the baseline:
Design cardinal_router, start of the top module:
module cardinal_router 
#(
    parameter PACKET_SIZE = 64
)
(
    input clk, reset,                     
    output polarity,
    input cwsi,                          
    output cwri,                         
    input [PACKET_SIZE - 1:0] cwdi,      
    input ccwsi,                         
    output ccwri,                        
    input [PACKET_SIZE - 1:0] ccwdi,     
    input pesi,                          
    output peri,                         
    input [PACKET_SIZE - 1:0] pedi,      
    output cwso,                         
    input cwro,                          
    output [PACKET_SIZE - 1:0] cwdo,     
    output ccwso,                        
    input ccwro,                         
    output [PACKET_SIZE - 1:0] ccwdo,    
    output peso,                         
    input pero,                          
    output [PACKET_SIZE - 1:0] pedo      
);
Size in the first run: ~780 flip-flops, roughly 400 I/O pins, about 33000 um2 of cells after synthesis.
==> flow/config.mk <==
export PLATFORM = sky130hd
export DESIGN_NAME = cardinal_router
export DESIGN_NICKNAME = cardinal_router
export VERILOG_FILES = /design/flow/design.v
export SDC_FILE = /design/flow/constraint.sdc
export NUM_CORES = 4
export LEC_CHECK = 0
export CAP_MARGIN = 20
export CELL_PAD_IN_SITES_DETAIL_PLACEMENT = 1
export CELL_PAD_IN_SITES_GLOBAL_PLACEMENT = 3
export CORE_MARGIN = 2
export CORE_UTILIZATION = 18
export CTS_CLUSTER_DIAMETER = 313
export GPL_TIMING_DRIVEN = 1
export PLACE_DENSITY_LB_ADDON = 0.18
export SETUP_SLACK_MARGIN = 0.46
export SLEW_MARGIN = 40
==> flow/constraint.sdc <==
create_clock -name core_clock -period 6.07 [get_ports {clk}]
set_input_delay 1.2140 -clock core_clock [delete_from_list [all_inputs] [get_ports {clk}]]
set_output_delay 1.2140 -clock core_clock [all_outputs]
set_load 0.01 [all_outputs]
run.sh (not shown) runs the stock make flow with config.mk's settings and CLKGATE_MAP_FILE=.
Modified inputs, the candidate compared to the baseline
- changing SLEW_MARGIN from 40 to 20
- removing GPL_TIMING_DRIVEN (formerly 1)
- setting CTS_CLUSTER_SIZE to 50 for the first time
- changing CORE_UTILIZATION from 18 to 66
- removing CELL_PAD_IN_SITES_DETAIL_PLACEMENT (formerly 1)
- removing CTS_CLUSTER_DIAMETER (formerly 313)
- removing SETUP_SLACK_MARGIN (formerly 0.46)
- removing PLACE_DENSITY_LB_ADDON (formerly 0.18)
- removing CELL_PAD_IN_SITES_GLOBAL_PLACEMENT (formerly 3)
- changing the clock period (ns, I/O delays scaled along) from 6.07 to 2.1
Results
The flow ended early for the candidate: it failed with a tool error in 5_1_grt.
The baseline → the candidate: number of buffers on the longest clock path ~0 delta, total half-perimeter wirelength after legalization and detailed placement -31%, number of setup buffers added after CTS +73, number of core rows -75, final estimated routing congestion in global placement +34%.
The fraction of the mapped netlist area in compound gates on the baseline is in line with that on the candidate.
Comparing the candidate against the baseline, there is no change at all in number of hold buffers added after CTS.

---

Starting RTL as in the previous note.
clock: 2.2 ns
lec_check: 0
cap_margin: 10
cell_pad_in_sites_detail_placement: 2
cell_pad_in_sites_global_placement: 0
core_margin: 4
core_utilization: 57
cts_cluster_diameter: 187
min_routing_layer: met2
place_density_lb_addon: 0.28
slew_margin: 20
The first run ended with an error in detailed placement (3_5_place_dp).
Edit:
Settings changed: CAP_MARGIN 10 to 20, CELL_PAD_IN_SITES_DETAIL_PLACEMENT 2 to default, CELL_PAD_IN_SITES_GLOBAL_PLACEMENT 0 to default, CORE_MARGIN 4 to 2, CORE_UTILIZATION 57 to 70, CTS_CLUSTER_DIAMETER 187 to default, CTS_CLUSTER_SIZE from default to 37, MIN_ROUTING_LAYER met2 to default, PLACE_DENSITY_LB_ADDON 0.28 to default.
Clock period 2.2 ns to 2.63 ns, I/O delays scaled along.
After rerunning: The new run finished with negative setup slack left. Synthesized cell count is unchanged. Die area decreases by about a fifth. Synthesized area is unchanged.

---

Starting RTL as in the previous note.
export LEC_CHECK = 0
export CAP_MARGIN = 20
export CELL_PAD_IN_SITES_DETAIL_PLACEMENT = 0
export CELL_PAD_IN_SITES_GLOBAL_PLACEMENT = 0
export CORE_MARGIN = 2
export CORE_UTILIZATION = 40
export CTS_CLUSTER_SIZE = 81
export GPL_ROUTABILITY_DRIVEN = 0
export GPL_TIMING_DRIVEN = 0
export HOLD_SLACK_MARGIN = 0.07
export PLACE_DENSITY_LB_ADDON = 0.01
export SETUP_SLACK_MARGIN = 1.03
export SLEW_MARGIN = 30
export TNS_END_PERCENT = 25
create_clock -name core_clock -period 4.0 [get_ports {clk}]
The first run passed the timing, DRC and antenna checks.
Then changed:
==> flow/config.mk (replaced) <==
export PLATFORM = sky130hd
export DESIGN_NAME = cardinal_router
export DESIGN_NICKNAME = cardinal_router
export VERILOG_FILES = /design/flow/design.v
export SDC_FILE = /design/flow/constraint.sdc
export NUM_CORES = 4
export LEC_CHECK = 0
export CAP_MARGIN = 20
export CELL_PAD_IN_SITES_GLOBAL_PLACEMENT = 2
export CORE_MARGIN = 2
export CORE_UTILIZATION = 40
export GPL_TIMING_DRIVEN = 1
export HOLD_SLACK_MARGIN = 0.07
export SLEW_MARGIN = 20
export TNS_END_PERCENT = 25
The new run completed with no timing, DRC or antenna violations; design area falls by a few percent; sequential share of layout area climbs by 1.4 points; non-clock buffer count shrinks by 309; power is lower slightly; register-to-register slack hardly moves; setup slack gets worse by 0.45 ns; maximum frequency shrinks by roughly a tenth; via count goes down by a few percent; utilization came out lower by 1.9 points; combinational power shrinks by roughly a tenth; final cell count fell by a few percent.
Then changed:
==> flow/config.mk (replaced) <==
export PLATFORM = sky130hd
export DESIGN_NAME = cardinal_router
export DESIGN_NICKNAME = cardinal_router
export VERILOG_FILES = /design/flow/design.v
export SDC_FILE = /design/flow/constraint.sdc
export NUM_CORES = 4
export LEC_CHECK = 0
export CAP_MARGIN = 20
export CORE_MARGIN = 2
export CORE_UTILIZATION = 68
export CTS_CLUSTER_SIZE = 37
export SLEW_MARGIN = 20
==> flow/constraint.sdc (replaced) <==
create_clock -name core_clock -period 2.53 [get_ports {clk}]
set_input_delay 0.5060 -clock core_clock [delete_from_list [all_inputs] [get_ports {clk}]]
set_output_delay 0.5060 -clock core_clock [all_outputs]
set_load 0.01 [all_outputs]
With this change the flow ended with an error in global routing (5_1_grt).
Die size fell by well over a third.
Synthesized area does not change.
Synthesized cell count stays the same.

---

Starting RTL as in the previous note.
Settings: LEC_CHECK=0, CAP_MARGIN=20, CELL_PAD_IN_SITES_DETAIL_PLACEMENT=0, CORE_MARGIN=2, CORE_UTILIZATION=66, CTS_CLUSTER_DIAMETER=358, CTS_CLUSTER_SIZE=43, HOLD_SLACK_MARGIN=-0.08, MAX_ROUTING_LAYER=met5, SETUP_SLACK_MARGIN=0.34, SLEW_MARGIN=20, TNS_END_PERCENT=85; clock period 2.05 ns.
The starting point never finished: it broke off in global routing.
Change:
==> flow/config.mk (replaced) <==
export PLATFORM = sky130hd
export DESIGN_NAME = cardinal_router
export DESIGN_NICKNAME = cardinal_router
export VERILOG_FILES = /design/flow/design.v
export SDC_FILE = /design/flow/constraint.sdc
export NUM_CORES = 4
export LEC_CHECK = 0
export CAP_MARGIN = 20
export CORE_MARGIN = 2
export CORE_UTILIZATION = 66
export CTS_CLUSTER_DIAMETER = 328
export SLEW_MARGIN = 20
==> flow/constraint.sdc (replaced) <==
create_clock -name core_clock -period 2.55 [get_ports {clk}]
set_input_delay 0.5100 -clock core_clock [delete_from_list [all_inputs] [get_ports {clk}]]
set_output_delay 0.5100 -clock core_clock [all_outputs]
set_load 0.01 [all_outputs]
This time the run finished but failed the layout checks on setup timing.
Die area is unchanged.
Area after synthesis is unchanged.
Synthesized cell count is unchanged.
Change:
--- a/flow/config.mk
+++ b/flow/config.mk
@@ -8,5 +8,6 @@
 export CAP_MARGIN = 20
 export CORE_MARGIN = 2
-export CORE_UTILIZATION = 66
-export CTS_CLUSTER_DIAMETER = 328
+export CORE_UTILIZATION = 40
+export GPL_TIMING_DRIVEN = 0
+export HOLD_SLACK_MARGIN = 0.07
 export SLEW_MARGIN = 20
==> flow/constraint.sdc (replaced) <==
create_clock -name core_clock -period 4.0 [get_ports {clk}]
set_input_delay 0.8000 -clock core_clock [delete_from_list [all_inputs] [get_ports {clk}]]
set_output_delay 0.8000 -clock core_clock [all_outputs]
set_load 0.01 [all_outputs]
Outcome:
- The changed run completed and failed the layout checks on setup timing
- final area drops by 6.9%
- via count drops by 13%
- routed wire length drops by 6.2%
- worst hold slack improves by 310 ps
- sequential share of layout area climbs by 2.6 points
- clock-buffer cell count climbs by 14
- sequential power drops by 37%
- combinational power drops by 51%
- synthesized cell count stays the same
- global-route usage drops by 15 points
- die size climbs by 64%
Change:
--- a/flow/config.mk
+++ b/flow/config.mk
@@ -7,7 +7,14 @@
 export LEC_CHECK = 0
 export CAP_MARGIN = 20
+export CELL_PAD_IN_SITES_DETAIL_PLACEMENT = 1
+export CELL_PAD_IN_SITES_GLOBAL_PLACEMENT = 0
 export CORE_MARGIN = 2
 export CORE_UTILIZATION = 40
+export CTS_CLUSTER_SIZE = 81
+export GPL_ROUTABILITY_DRIVEN = 0
 export GPL_TIMING_DRIVEN = 0
 export HOLD_SLACK_MARGIN = 0.07
-export SLEW_MARGIN = 20
+export PLACE_DENSITY_LB_ADDON = 0.25
+export SETUP_SLACK_MARGIN = 1.03
+export SLEW_MARGIN = 30
+export TNS_END_PERCENT = 50
Effect: The changed run finished clean; total power went up by 2.6%; worst setup slack is better by 740 ps; first-iteration DRC count climbs by 4.5%.

---

Starting RTL as in the previous note.
==> flow/design.v (excerpt) <==
module cardinal_router 
#(
    parameter PACKET_SIZE = 64
)
(
    input clk, reset,                     
    output polarity,
    input cwsi,                          
    output cwri,                         
    input [PACKET_SIZE - 1:0] cwdi,      
    input ccwsi,                         
    output ccwri,                        
    input [PACKET_SIZE - 1:0] ccwdi,     
    input pesi,                          
    output peri,                         
    input [PACKET_SIZE - 1:0] pedi,      
    output cwso,                         
    input cwro,                          
    output [PACKET_SIZE - 1:0] cwdo,     
    output ccwso,                        
    input ccwro,                         
    output [PACKET_SIZE - 1:0] ccwdo,    
    output peso,                         
    input pero,                          
    output [PACKET_SIZE - 1:0] pedo      
);
clock: 4.66 ns
lec_check: 0
cap_margin: 20
cell_pad_in_sites_detail_placement: 1
core_margin: 2
core_utilization: 62
cts_cluster_diameter: 244
gpl_routability_driven: 1
place_density: 0.6
slew_margin: 20
The baseline aborted during clock tree synthesis.
Change:
==> flow/config.mk (replaced) <==
export PLATFORM = sky130hd
export DESIGN_NAME = cardinal_router
export DESIGN_NICKNAME = cardinal_router
export VERILOG_FILES = /design/flow/design.v
export SDC_FILE = /design/flow/constraint.sdc
export NUM_CORES = 4
export LEC_CHECK = 0
export CAP_MARGIN = 20
export CORE_MARGIN = 2
export CORE_UTILIZATION = 67
export CTS_CLUSTER_SIZE = 37
export SETUP_SLACK_MARGIN = 0.52
export SLEW_MARGIN = 20
==> flow/constraint.sdc (replaced) <==
create_clock -name core_clock -period 2.0 [get_ports {clk}]
set_input_delay 0.4000 -clock core_clock [delete_from_list [all_inputs] [get_ports {clk}]]
set_output_delay 0.4000 -clock core_clock [all_outputs]
set_load 0.01 [all_outputs]
Now the flow never finished: it broke off in global routing.
Synthesized area is unchanged.
Die size is lower by a little under a tenth.
Synthesized cell count is unchanged.
Change:
--- a/flow/config.mk
+++ b/flow/config.mk
@@ -9,5 +9,3 @@
 export CORE_MARGIN = 2
-export CORE_UTILIZATION = 67
-export CTS_CLUSTER_SIZE = 37
-export SETUP_SLACK_MARGIN = 0.52
+export CORE_UTILIZATION = 59
 export SLEW_MARGIN = 20
==> flow/constraint.sdc (replaced) <==
create_clock -name core_clock -period 2.02 [get_ports {clk}]
set_input_delay 0.4040 -clock core_clock [delete_from_list [all_inputs] [get_ports {clk}]]
set_output_delay 0.4040 -clock core_clock [all_outputs]
set_load 0.01 [all_outputs]
What happened: The changed run finished but fails on setup timing; synthesized area stays the same; die size goes up by 13%; synthesized cell count is unchanged.
Change:
--- a/flow/config.mk
+++ b/flow/config.mk
@@ -9,3 +9,5 @@
 export CORE_MARGIN = 2
-export CORE_UTILIZATION = 59
+export CORE_UTILIZATION = 70
+export CTS_CLUSTER_SIZE = 37
+export SETUP_SLACK_MARGIN = 0.59
 export SLEW_MARGIN = 20
==> flow/constraint.sdc (replaced) <==
create_clock -name core_clock -period 2.48 [get_ports {clk}]
set_input_delay 0.4960 -clock core_clock [delete_from_list [all_inputs] [get_ports {clk}]]
set_output_delay 0.4960 -clock core_clock [all_outputs]
set_load 0.01 [all_outputs]
=> The new run aborted during global routing. Synthesized cell count is unchanged. Synthesized area is unchanged. Die size came out lower by about a fifth.
Change:
--- a/flow/config.mk
+++ b/flow/config.mk
@@ -9,5 +9,4 @@
 export CORE_MARGIN = 2
-export CORE_UTILIZATION = 70
-export CTS_CLUSTER_SIZE = 37
-export SETUP_SLACK_MARGIN = 0.59
+export CORE_UTILIZATION = 61
+export MAX_ROUTING_LAYER = met4
 export SLEW_MARGIN = 20
==> flow/constraint.sdc (replaced) <==
create_clock -name core_clock -period 2.36 [get_ports {clk}]
set_input_delay 0.4720 -clock core_clock [delete_from_list [all_inputs] [get_ports {clk}]]
set_output_delay 0.4720 -clock core_clock [all_outputs]
set_load 0.01 [all_outputs]
The new run completed and failed the layout checks on setup timing.
Synthesized cell count is unchanged.
Synthesized area does not change.
Die area increases by about 14%.
Power figures rest on the tool's default switching activity, not on a simulated workload.
